==> inputs of maple <==
Design my_fifo, start of the top module:
module my_fifo #(
                   parameter DATA_W           = 128      ,         
                   parameter DEPTH            = 16     ,         
                   parameter UPP_TH           = 4      ,         
                   parameter LOW_TH           = 2                
                )
                (
                   input                   clk         ,         
                   input                   rstn        ,         
                   input                   i_wren      ,         
                   input  [DATA_W - 1 : 0] i_wrdata    ,         
                   output                  o_alm_full  ,         
                   output                  o_full      ,         
                   input                   i_rden      ,         
                   output [DATA_W - 1 : 0] o_rddata    ,         
                   output                  o_alm_empty ,         
                   output                  o_empty               
                );
make LEC_CHECK=0 CAP_MARGIN=0 CELL_PAD_IN_SITES_DETAIL_PLACEMENT=0 CORE_ASPECT_RATIO=1.0 CORE_MARGIN=2 CORE_UTILIZATION=72 CTS_CLUSTER_SIZE=13 GPL_ROUTABILITY_DRIVEN=1 PLACE_DENSITY_LB_ADDON=0.3 SETUP_SLACK_MARGIN=0.4 SLEW_MARGIN=20 finish   # period 2.05 ns
run.sh (not shown) runs the stock make flow with config.mk's settings and CLKGATE_MAP_FILE=.
==> amber: changes against maple <==
CAP_MARGIN = 20   (was 0)
CELL_PAD_IN_SITES_DETAIL_PLACEMENT = unset   (was 0)
CORE_ASPECT_RATIO = unset   (was 1.0)
CORE_UTILIZATION = 71   (was 72)
CTS_CLUSTER_DIAMETER = 375   (was unset)
CTS_CLUSTER_SIZE = 25   (was 13)
GPL_ROUTABILITY_DRIVEN = unset   (was 1)
PLACE_DENSITY_LB_ADDON = unset   (was 0.3)
SETUP_SLACK_MARGIN = unset   (was 0.4)
TNS_END_PERCENT = 5   (was unset)
==> flow/constraint.sdc (replaced) <==
create_clock -name core_clock -period 2.47 [get_ports {clk}]
set_input_delay 0.4940 -clock core_clock [delete_from_list [all_inputs] [get_ports {clk}]]
set_output_delay 0.4940 -clock core_clock [all_outputs]
set_load 0.01 [all_outputs]
==> violet: changes against maple <==
CAP_MARGIN = 20   (was 0)
CELL_PAD_IN_SITES_DETAIL_PLACEMENT = unset   (was 0)
CORE_ASPECT_RATIO = unset   (was 1.0)
CORE_UTILIZATION = 70   (was 72)
CTS_CLUSTER_SIZE = 25   (was 13)
GPL_ROUTABILITY_DRIVEN = unset   (was 1)
PLACE_DENSITY_LB_ADDON = unset   (was 0.3)
SETUP_SLACK_MARGIN = unset   (was 0.4)
==> flow/constraint.sdc (replaced) <==
create_clock -name core_clock -period 2.47 [get_ports {clk}]
set_input_delay 0.4940 -clock core_clock [delete_from_list [all_inputs] [get_ports {clk}]]
set_output_delay 0.4940 -clock core_clock [all_outputs]
set_load 0.01 [all_outputs]
==> fjord: changes against maple <==
CAP_MARGIN = 20   (was 0)
CELL_PAD_IN_SITES_DETAIL_PLACEMENT = unset   (was 0)
CORE_ASPECT_RATIO = unset   (was 1.0)
CORE_UTILIZATION = 47   (was 72)
CTS_CLUSTER_SIZE = unset   (was 13)
GPL_ROUTABILITY_DRIVEN = unset   (was 1)
PLACE_DENSITY = 0.6   (was unset)
PLACE_DENSITY_LB_ADDON = unset   (was 0.3)
SETUP_SLACK_MARGIN = unset   (was 0.4)
==> flow/constraint.sdc (replaced) <==
create_clock -name core_clock -period 4.44 [get_ports {clk}]
set_input_delay 0.8880 -clock core_clock [delete_from_list [all_inputs] [get_ports {clk}]]
set_output_delay 0.8880 -clock core_clock [all_outputs]
set_load 0.01 [all_outputs]
==> notes <==
Design area, lowest first: fjord, amber, violet.
In synthesized area, amber and fjord do not differ.
fjord passed the timing, DRC and antenna checks. violet reached the layout checks and failed them: negative setup slack. amber finished but failed the layout checks on negative setup slack. maple died in global routing with ODB-0269.
In sequential cell count, amber and fjord do not differ.
Sequential share of layout area: violet < amber < fjord.
In violet the worst setup slack is lower than in amber, by 0.12 ns.
Between violet and amber, the lower register-to-register slack is in amber (gap 0.05 ns).
Between fjord and amber, the lower core utilization is in fjord (gap 30 points).
Die size: fjord > violet > amber > maple.
In fjord the cell count is higher than in violet, by 3.3%.
==> figures <==
| metric | amber | fjord | maple | violet |
|---|---|---|---|---|
| Crit path kind | flop to output pin | flop to output pin | - | flop to output pin |
| Worst hold path startpoint | rstn | rstn | - | rstn |
| Buffer count from post-CTS setup fixing | 62 | 6 | 149 | 14 |
| Reg-to-reg endpoint | dcount_rg[4]$_SDFFE_PN0P_ | dcount_rg[4]$_SDFFE_PN0P_ | - | dcount_rg[4]$_SDFFE_PN0P_ |
| Portion of the layout cell area used by clock cells | 2.27% | 6.18% | - | 5.36% |
| Vias per cell | 6.77 | 5.92 | - | 6.72 |
| DR WL met2 | 126000 microns | 135000 microns | - | 129000 microns |
| Total number of warnings across the stage logs | 35 | 79 | - | 36 |
| ANT nets after route | 0 | 0 | - | 0 |
| TritonCTS clock tree | done | done | - | done |
| Worst hold path stage count | 4 | 3 | - | 4 |
| Result of the run | failed layout checks | complete, no violations | did not finish | failed layout checks |
| Stage where the flow stopped | - | - | global routing | - |
| Layout check failures | negative setup slack | - | - | negative setup slack |
| Kind of end point of the critical path | output pin | output pin | - | output pin |
| Path type of the worst min-delay path | input port to flop | input port to flop | - | input port to flop |
| Top cell category | flip-flops and latches | flip-flops and latches | - | flip-flops and latches |
| Placement Setup Slack | -0.407 ns | 0.687 ns | -0.829 ns | -0.368 ns |
| Multi-input combinational area share | 27.0% | 26.6% | - | 26.0% |
| Ratio of layout area to synthesized area | 1.171x | 1.137x | - | 1.214x |
| Final WS setup | -0.863 ns | 0.106 ns | - | -0.985 ns |

========
==> run a: inputs <==
==> flow/design.v <==
module my_fifo #(
                   parameter DATA_W           = 128      ,         
                   parameter DEPTH            = 16     ,         
                   parameter UPP_TH           = 4      ,         
                   parameter LOW_TH           = 2                
                )
                (
                   input                   clk         ,         
                   input                   rstn        ,         
                   input                   i_wren      ,         
                   input  [DATA_W - 1 : 0] i_wrdata    ,         
                   output                  o_alm_full  ,         
                   output                  o_full      ,         
                   input                   i_rden      ,         
                   output [DATA_W - 1 : 0] o_rddata    ,         
                   output                  o_alm_empty ,         
                   output                  o_empty               
                );
logic [DATA_W - 1        : 0] data_rg [DEPTH] ;         
logic [$clog2(DEPTH) - 1 : 0] wrptr_rg        ;         
logic [$clog2(DEPTH) - 1 : 0] rdptr_rg        ;         
logic [$clog2(DEPTH)     : 0] dcount_rg       ;         
logic                         wren_s          ;         
logic                         rden_s          ;         
logic                         full_s          ;         
logic                         empty_s         ;         
always @ (posedge clk) begin
   if (!rstn) begin      
      for (int i = 0; i < DEPTH; i++) begin
         data_rg[i] <= '0 ;
      end
      wrptr_rg  <= 0              ;
      rdptr_rg  <= 0              ;      
      dcount_rg <= 0              ;
   end
   else begin   
      if (wren_s) begin                          
         data_rg [wrptr_rg] <= i_wrdata ;         
         if (wrptr_rg == DEPTH - 1) begin
            wrptr_rg <= 0               ;         
         end
         else begin
            wrptr_rg <= wrptr_rg + 1    ;         
         end
      end
      if (rden_s) begin         
         if (rdptr_rg == DEPTH - 1) begin
            rdptr_rg <= 0               ;         
         end
         else begin
            rdptr_rg <= rdptr_rg + 1    ;         
         end
      end
      if (wren_s && !rden_s) begin                
         dcount_rg <= dcount_rg + 1 ;
      end                    
      else if (!wren_s && rden_s) begin           
         dcount_rg <= dcount_rg - 1 ;         
      end
   end
end
assign full_s      = (dcount_rg == DEPTH) ? 1'b1 : 0                ; 
assign empty_s     = (dcount_rg == 0    ) ? 1'b1 : 0                ;
assign wren_s      = i_wren & !full_s                               ;  
assign rden_s      = i_rden & !empty_s                              ;
assign o_full      = full_s                          ;
assign o_empty     = empty_s                                        ;
assign o_alm_full  = ((dcount_rg > UPP_TH) ? 1'b1 : 0)              ;
assign o_alm_empty = (dcount_rg < LOW_TH) ? 1'b1 : 0                ;  
assign o_rddata    = data_rg [rdptr_rg]                             ;   
endmodule
==> flow/run.sh <==
#!/bin/bash
# the make line also repeats each setting of config.mk as NAME=value (left out here)
make -C /OpenROAD-flow-scripts/flow DESIGN_CONFIG=/design/flow/config.mk WORK_HOME=/design/flow/orfs CLKGATE_MAP_FILE= finish
==> flow/config.mk <==
export PLATFORM = sky130hd
export DESIGN_NAME = my_fifo
export DESIGN_NICKNAME = my_fifo
export VERILOG_FILES = /design/flow/design.v
export SDC_FILE = /design/flow/constraint.sdc
export NUM_CORES = 4
export LEC_CHECK = 0
export ABC_AREA = 0
export CAP_MARGIN = 20
export CELL_PAD_IN_SITES_GLOBAL_PLACEMENT = 2
export CORE_MARGIN = 6
export CORE_UTILIZATION = 42
export CTS_CLUSTER_DIAMETER = 32
export MIN_ROUTING_LAYER = met2
export PLACE_DENSITY_LB_ADDON = 0.18
export SETUP_SLACK_MARGIN = 0.49
export SLEW_MARGIN = 20
==> flow/constraint.sdc <==
create_clock -name core_clock -period 2.57 [get_ports {clk}]
set_input_delay 0.5140 -clock core_clock [delete_from_list [all_inputs] [get_ports {clk}]]
set_output_delay 0.5140 -clock core_clock [all_outputs]
set_load 0.01 [all_outputs]
==> inputs of run b, as changes to run a <==
ABC_AREA = 1   (was 0)
CELL_PAD_IN_SITES_GLOBAL_PLACEMENT = unset   (was 2)
CORE_MARGIN = 2   (was 6)
CORE_UTILIZATION = 72   (was 42)
CTS_CLUSTER_DIAMETER = 365   (was 32)
CTS_CLUSTER_SIZE = 14   (was unset)
HOLD_SLACK_MARGIN = 0.29   (was unset)
MIN_ROUTING_LAYER = unset   (was met2)
PLACE_DENSITY = 0.65   (was unset)
PLACE_DENSITY_LB_ADDON = unset   (was 0.18)
SETUP_SLACK_MARGIN = -0.16   (was 0.49)
==> flow/constraint.sdc (replaced) <==
create_clock -name core_clock -period 2.47 [get_ports {clk}]
set_input_delay 0.4940 -clock core_clock [delete_from_list [all_inputs] [get_ports {clk}]]
set_output_delay 0.4940 -clock core_clock [all_outputs]
set_load 0.01 [all_outputs]
==> notes <==
- Between run a and run b, the lower power is in run b (gap 22%, measured against run b).
- Clock skew: run b is lower than run a (0.0087 ns).
- Between run b and run a, the lower first-iteration DRC count is in run a (gap about 19%, measured against run a).
- Run b finished but fails on setup timing. Run a completed, yet does not pass: setup timing.
- In run a the wire length is smaller than in run b, by 5.6%.
- In run a the cell count is lower than in run b, by 17%.
- In run b the non-clock buffer count is lower than in run a, by 88.
- Of run b and run a, run a has the higher clock-buffer cell count (gap 325).
- Of run b and run a, run b has the higher via count (gap about 11%, measured against run a).
- Between run a and run b, the lower sequential share of layout area is in run a (gap 4.5 points).
==> figures <==
|  | run b | run a |
|---|---|---|
| CP max FO | 7 | 5 |
| Transition time at the pin with the least slew margin | 0.7999 ns | 0.8666 ns |
| Overall die width | 366.4 µm | 479.9 µm |
| Library cell contributing the largest single delay on the critical path | sky130_fd_sc_hd__dfxtp_4 | sky130_fd_sc_hd__mux4_2 |
| Weighted congestion reported at the end of routability-driven placement | 0.8660 | 0.7885 |
| Total Die Area | 134200 µm² | 230300 µm² |
| Mapped Area | 94550 µm² | 91970 µm² |
| Number of tap cells added at floorplan | 1742 | 2854 |
| Vias in the first global route | 77189 | 80954 |
| Met2 layer usage reported by global route | 0.7119 | 0.4384 |
| Number of CTS-inserted buffers | 165 | 457 |
| Switching power share of the total | 0.3294 | 0.2529 |
| Chip area estimate from yosys synthesis | 94550 µm² | 91970 µm² |
| Power dissipated in combinational cells | 33.9 mW | 21.9 mW |
| Min setup slack post-route | -0.8218 ns | -1.166 ns |
| Total met2 wirelength after detailed routing | 144800 µm | 151300 µm |
| Result of the run | failed layout checks | failed layout checks |
| Reasons for failing layout checks | setup timing | setup timing |
| Comb gates | 6560 | 3071 |
| Worst IR drop on VDD | 0.0009111 V | 0.0008313 V |

========
==> cedar: inputs <==
// my_fifo: RTL as listed in full above, without the edits since
==> flow/config.mk <==
export PLATFORM = sky130hd
export DESIGN_NAME = my_fifo
export DESIGN_NICKNAME = my_fifo
export VERILOG_FILES = /design/flow/design.v
export SDC_FILE = /design/flow/constraint.sdc
export NUM_CORES = 4
export LEC_CHECK = 0
export CAP_MARGIN = 20
export CORE_MARGIN = 2
export CORE_UTILIZATION = 45
export PLACE_DENSITY = 0.6
export SLEW_MARGIN = 20
==> flow/constraint.sdc <==
create_clock -name core_clock -period 4.44 [get_ports {clk}]
set_input_delay 0.8880 -clock core_clock [delete_from_list [all_inputs] [get_ports {clk}]]
set_output_delay 0.8880 -clock core_clock [all_outputs]
set_load 0.01 [all_outputs]
==> harbor: changes against cedar <==
--- a/flow/config.mk
+++ b/flow/config.mk
@@ -7,6 +7,6 @@
 export LEC_CHECK = 0
 export CAP_MARGIN = 20
 export CORE_MARGIN = 2
-export CORE_UTILIZATION = 45
+export CORE_UTILIZATION = 60
 export PLACE_DENSITY = 0.6
 export SLEW_MARGIN = 20
==> flow/constraint.sdc (replaced) <==
create_clock -name core_clock -period 2.98 [get_ports {clk}]
set_input_delay 0.5960 -clock core_clock [delete_from_list [all_inputs] [get_ports {clk}]]
set_output_delay 0.5960 -clock core_clock [all_outputs]
set_load 0.01 [all_outputs]
==> nickel: changes against cedar <==
--- a/flow/config.mk
+++ b/flow/config.mk
@@ -5,8 +5,11 @@
 export SDC_FILE = /design/flow/constraint.sdc
 export NUM_CORES = 4
 export LEC_CHECK = 0
+export ABC_AREA = 1
 export CAP_MARGIN = 20
 export CORE_MARGIN = 2
-export CORE_UTILIZATION = 45
-export PLACE_DENSITY = 0.6
+export CORE_UTILIZATION = 72
+export CTS_CLUSTER_DIAMETER = 93
+export CTS_CLUSTER_SIZE = 10
+export PLACE_DENSITY = 0.42
 export SLEW_MARGIN = 20
==> flow/constraint.sdc (replaced) <==
create_clock -name core_clock -period 2.47 [get_ports {clk}]
set_input_delay 0.4940 -clock core_clock [delete_from_list [all_inputs] [get_ports {clk}]]
set_output_delay 0.4940 -clock core_clock [all_outputs]
set_load 0.01 [all_outputs]
==> ember: changes against cedar <==
--- a/flow/config.mk
+++ b/flow/config.mk
@@ -5,8 +5,16 @@
 export SDC_FILE = /design/flow/constraint.sdc
 export NUM_CORES = 4
 export LEC_CHECK = 0
+export ABC_AREA = 1
 export CAP_MARGIN = 20
+export CELL_PAD_IN_SITES_DETAIL_PLACEMENT = 0
+export CORE_ASPECT_RATIO = 0.75
 export CORE_MARGIN = 2
-export CORE_UTILIZATION = 45
-export PLACE_DENSITY = 0.6
+export CORE_UTILIZATION = 69
+export CTS_CLUSTER_SIZE = 78
+export GPL_ROUTABILITY_DRIVEN = 1
+export HOLD_SLACK_MARGIN = 0.26
+export MIN_ROUTING_LAYER = met2
+export PLACE_DENSITY_LB_ADDON = 0.28
+export SETUP_SLACK_MARGIN = 0.28
 export SLEW_MARGIN = 20
==> flow/constraint.sdc (replaced) <==
create_clock -name core_clock -period 3.45 [get_ports {clk}]
set_input_delay 0.6900 -clock core_clock [delete_from_list [all_inputs] [get_ports {clk}]]
set_output_delay 0.6900 -clock core_clock [all_outputs]
set_load 0.01 [all_outputs]
==> qor summary <==
R2r endpoint: cedar dcount_rg[4]; nickel data_rg[3][64]; ember -; harbor dcount_rg[4]
Lkg Pwr: cedar 37.27 nW; nickel 47.90 nW; ember -; harbor 40.42 nW
Startpoint kind of the worst setup timing path: cedar flip-flop; nickel flip-flop; ember -; harbor flip-flop
Detail Route met2 WL: cedar 129100 µm; nickel 147300 µm; ember -; harbor 129000 µm
Switching portion of total power: cedar 25.70%; nickel 32.04%; ember -; harbor 25.58%
Post-synth mux share: cedar 12.57%; nickel 0%; ember 0%; harbor 12.57%
Worst reg2reg path depth: cedar 9; nickel 10; ember -; harbor 10
Group drawing the most power: cedar sequential cells; nickel sequential cells; ember -; harbor sequential cells
Number of non-clock inverters: cedar 9; nickel 424; ember -; harbor 9
Fin crit share: cedar 98.80%; nickel 133.1%; ember -; harbor 117.5%
Worst min-delay path startpoint: cedar rstn; nickel rstn; ember -; harbor rstn
Warning total across the stage logs: cedar 81; nickel 35; ember -; harbor 35
Status: cedar timing/DRC/antenna clean; nickel finished with violations; ember did not finish; harbor finished with violations
Stage where the flow stopped: cedar -; nickel -; ember 5_1_grt; harbor -
Layout check failures: cedar -; nickel setup timing; ember -; harbor setup timing
Minimum hold slack: cedar 0.4400 ns; nickel 0.03479 ns; ember -; harbor 0.3307 ns
Count leader, synth: cedar and2_1; nickel nand2_1; ember nand2_1; harbor and2_1
Non-Filler Instances: cedar 8654; nickel 11999; ember -; harbor 8402
Number of endpoints failing setup at the final stage: cedar 0; nickel 132; ember -; harbor 128
Top layer in use: cedar met5; nickel met5; ember -; harbor met5
Final critical-path setup slack: cedar 0.05318 ns; nickel -0.8181 ns; ember -; harbor -0.5229 ns
Die Span X: cedar 456.1 µm; nickel 366.4 µm; ember 431.4 µm; harbor 395.5 µm
Power is estimated from default activity; no workload was simulated.
